Setup of xenon:
Design mult32x32_fast, start of the top module:
module mult32x32_fast (
    input logic clk,             
    input logic reset,           
    input logic start,           
    input logic [31:0] a,        
    input logic [31:0] b,        
    output logic busy,           
    output logic [63:0] product  
);
    logic [1:0] a_sel;
    logic b_sel;
    logic [2:0] shift_sel;
    logic upd_prod;
    logic clr_prod;
    logic a_msb_is_0;
    logic b_msw_is_0;
    mult32x32_fast_fsm f_fsm_m(
        .clk(clk),
        .reset(reset),
        .start(start),
        .busy(busy),
        .a_sel(a_sel),
        .b_sel(b_sel),
        .shift_sel(shift_sel),
        .upd_prod(upd_prod),
        .clr_prod(clr_prod),
        .a_msb_is_0(a_msb_is_0),
        .b_msw_is_0(b_msw_is_0)
    );
    mult32x32_fast_arith f_arith_m(
        .clk(clk),
        .reset(reset),
        .a(a),
        .b(b),
        .a_sel(a_sel),
        .b_sel(b_sel),
        .shift_sel(shift_sel),
        .upd_prod(upd_prod),
        .clr_prod(clr_prod),
        .a_msb_is_0(a_msb_is_0),
        .b_msw_is_0(b_msw_is_0),
        .product(product)
    );
endmodule
Settings: LEC_CHECK=0, CAP_MARGIN=20, CELL_PAD_IN_SITES_GLOBAL_PLACEMENT=0, CORE_ASPECT_RATIO=0.91, CORE_MARGIN=2, CORE_UTILIZATION=51, CTS_CLUSTER_DIAMETER=283, CTS_CLUSTER_SIZE=29, GPL_ROUTABILITY_DRIVEN=1, SETUP_SLACK_MARGIN=1.52, SLEW_MARGIN=20; clock period 9.96 ns.
run.sh (not shown) runs the stock make flow with config.mk's settings and CLKGATE_MAP_FILE=.
xenon: done, clean on timing, DRC and antenna
Here is what was changed in the inputs of sierra compared with xenon.
- CORE_ASPECT_RATIO no longer set, was 0.91
- CTS_CLUSTER_DIAMETER no longer set, was 283
- CELL_PAD_IN_SITES_GLOBAL_PLACEMENT no longer set, was 0
- CTS_CLUSTER_SIZE no longer set, was 29
- CORE_UTILIZATION now 69, was 51
- GPL_ROUTABILITY_DRIVEN no longer set, was 1
- SETUP_SLACK_MARGIN no longer set, was 1.52
- the clock period (ns, I/O delays scaled along) now 9.33, was 9.96
[summary]
Per the comparison of sierra with xenon, number of instances in the synthesized netlist did not really move; floorplan die height down 9.6%; sequential cell area fraction in the yosys report roughly the same.
On net count after synthesis, sierra and xenon are neck and neck.
sierra | ERROR | 5_1_grt
Per the comparison of sierra with xenon, full die area decreased about 25%; number of buffers inserted to repair setup after CTS lower.
Side by side, area inside the core boundary turned out lower in sierra than in xenon.
Placement-stage worst setup slack came out lower on sierra than on xenon.

mult32x32_fast again, from the RTL that the note above started with.
clock: 9.5 ns
lec_check: 0
cap_margin: 40
core_margin: 10
core_utilization: 30
slew_margin: 20
Next try:
- CAP_MARGIN: 40 -> 15
- CORE_ASPECT_RATIO: not set -> 1.63
- CORE_MARGIN: 10 -> 2
- CORE_UTILIZATION: 30 -> 40
Setup slack degrades by 0.013 ns.
Final area came out lower slightly.
Next try:
- CELL_PAD_IN_SITES_DETAIL_PLACEMENT: not set -> 2
- CORE_ASPECT_RATIO: 1.63 -> 0.89
- CTS_CLUSTER_DIAMETER: not set -> 210
- GPL_TIMING_DRIVEN: not set -> 0
- HOLD_SLACK_MARGIN: not set -> -0.05
- MIN_ROUTING_LAYER: not set -> met2
- PLACE_DENSITY_LB_ADDON: not set -> 0.23
- TNS_END_PERCENT: not set -> 50
=> Now the flow ended with an error in clock tree synthesis (4_1_cts); synthesized area does not change; synthesized cell count stays the same; die area is about the same.

== job 5612 ==
Starting RTL as in the previous note.
==> flow/config.mk <==
export PLATFORM = sky130hd
export DESIGN_NAME = mult32x32_fast
export DESIGN_NICKNAME = mult32x32_fast
export VERILOG_FILES = /design/flow/design.v
export SDC_FILE = /design/flow/constraint.sdc
export NUM_CORES = 4
export LEC_CHECK = 0
export CAP_MARGIN = 20
export CORE_MARGIN = 2
export CORE_UTILIZATION = 70
export CTS_CLUSTER_SIZE = 39
export PLACE_DENSITY = 0.71
export SETUP_SLACK_MARGIN = -0.82
export SLEW_MARGIN = 20
export TNS_END_PERCENT = 5
==> flow/constraint.sdc <==
create_clock -name core_clock -period 9.39 [get_ports {clk}]
set_input_delay 1.8780 -clock core_clock [delete_from_list [all_inputs] [get_ports {clk}]]
set_output_delay 1.8780 -clock core_clock [all_outputs]
set_load 0.01 [all_outputs]
Tool error GRT-0116 stopped job 5612 during global routing (5_1_grt); no final results.
Edits applied to the flow inputs when going from job 5612 to job 2663:
# job 5612
export LEC_CHECK = 0
export CAP_MARGIN = 20
export CORE_MARGIN = 2
export CORE_UTILIZATION = 70
export CTS_CLUSTER_SIZE = 39
export PLACE_DENSITY = 0.71
export SETUP_SLACK_MARGIN = -0.82
export SLEW_MARGIN = 20
export TNS_END_PERCENT = 5
create_clock -name core_clock -period 9.39 [get_ports {clk}]
# job 2663
export LEC_CHECK = 0
export CAP_MARGIN = 20
export CORE_MARGIN = 2
export CORE_UTILIZATION = 55
export SLEW_MARGIN = 20
create_clock -name core_clock -period 5.15 [get_ports {clk}]
[summary]
Job 2663 vs. job 5612: total number of H-tree levels shows no meaningful change, combined area of all synthesized cells shows no meaningful change, post-cts resize count shows an increase of 249. Register bit total from synthesis came out exactly the same in job 5612 and job 2663. As the logs show, job 2663 stopped at global routing (5_1_grt) after a tool error, so it never reached the end of the flow. Job 2663 and job 5612 ended up with roughly the same cell count after synthesis. Job 2663 against job 5612: die footprint has increased; fraction of the core area occupied by cells at floorplan now sits lower; x dimension of the die +12%; routability-driven placement congestion ratio -5.1%.
[inputs] job 266 vs job 2663
# job 2663
export LEC_CHECK = 0
export CAP_MARGIN = 20
export CORE_MARGIN = 2
export CORE_UTILIZATION = 55
export SLEW_MARGIN = 20
create_clock -name core_clock -period 5.15 [get_ports {clk}]
# job 266
export LEC_CHECK = 0
export CAP_MARGIN = 20
export CORE_MARGIN = 2
export CORE_UTILIZATION = 20
export SLEW_MARGIN = 20
create_clock -name core_clock -period 12.2 [get_ports {clk}]
### Flow results
Out of job 2663 and job 266, the only run to close with the timing, DRC and antenna checks passing was job 266.
Of job 266 and job 2663, it is job 266 that has the higher floorplan row count.
Re core utilization before placement: job 266 is 36 points down on job 2663.
In job 266 the number of buffers inserted by post-CTS setup repair turned out 63 lower than in job 2663.
Cmp job 2663 and job 266 / die width / higher: job 266
Lower post-cts sizing count goes to job 266 over job 2663.
Diff job 2663 -> job 266: overall chip area now sits higher, placed cell count now sits higher, post-synthesis sequential element count now sits at about the same level.
> inputs changed (job 266 -> job 507)
# job 266
export LEC_CHECK = 0
export CAP_MARGIN = 20
export CORE_MARGIN = 2
export CORE_UTILIZATION = 20
export SLEW_MARGIN = 20
create_clock -name core_clock -period 12.2 [get_ports {clk}]
# job 507
export LEC_CHECK = 0
export CAP_MARGIN = 20
export CORE_MARGIN = 2
export CORE_UTILIZATION = 58
export SLEW_MARGIN = 20
create_clock -name core_clock -period 5.18 [get_ports {clk}]
Findings:
Relative to job 266, the horizontal die size of job 507 is lower by 41%. Job 507: GRT-0232 in global routing (5_1_grt) -> run aborted. [compare] base=job 266 new=job 507: number of setup buffers added after CTS shows an increase of 82; die area shows a reduction of 65%; overall die height shows a reduction of 41%; CTS sink count shows no meaningful change. In job 507 the cell count after placement turned out 138 lower than in job 266. Standard-cell row count, job 507 and job 266: lower on job 507.
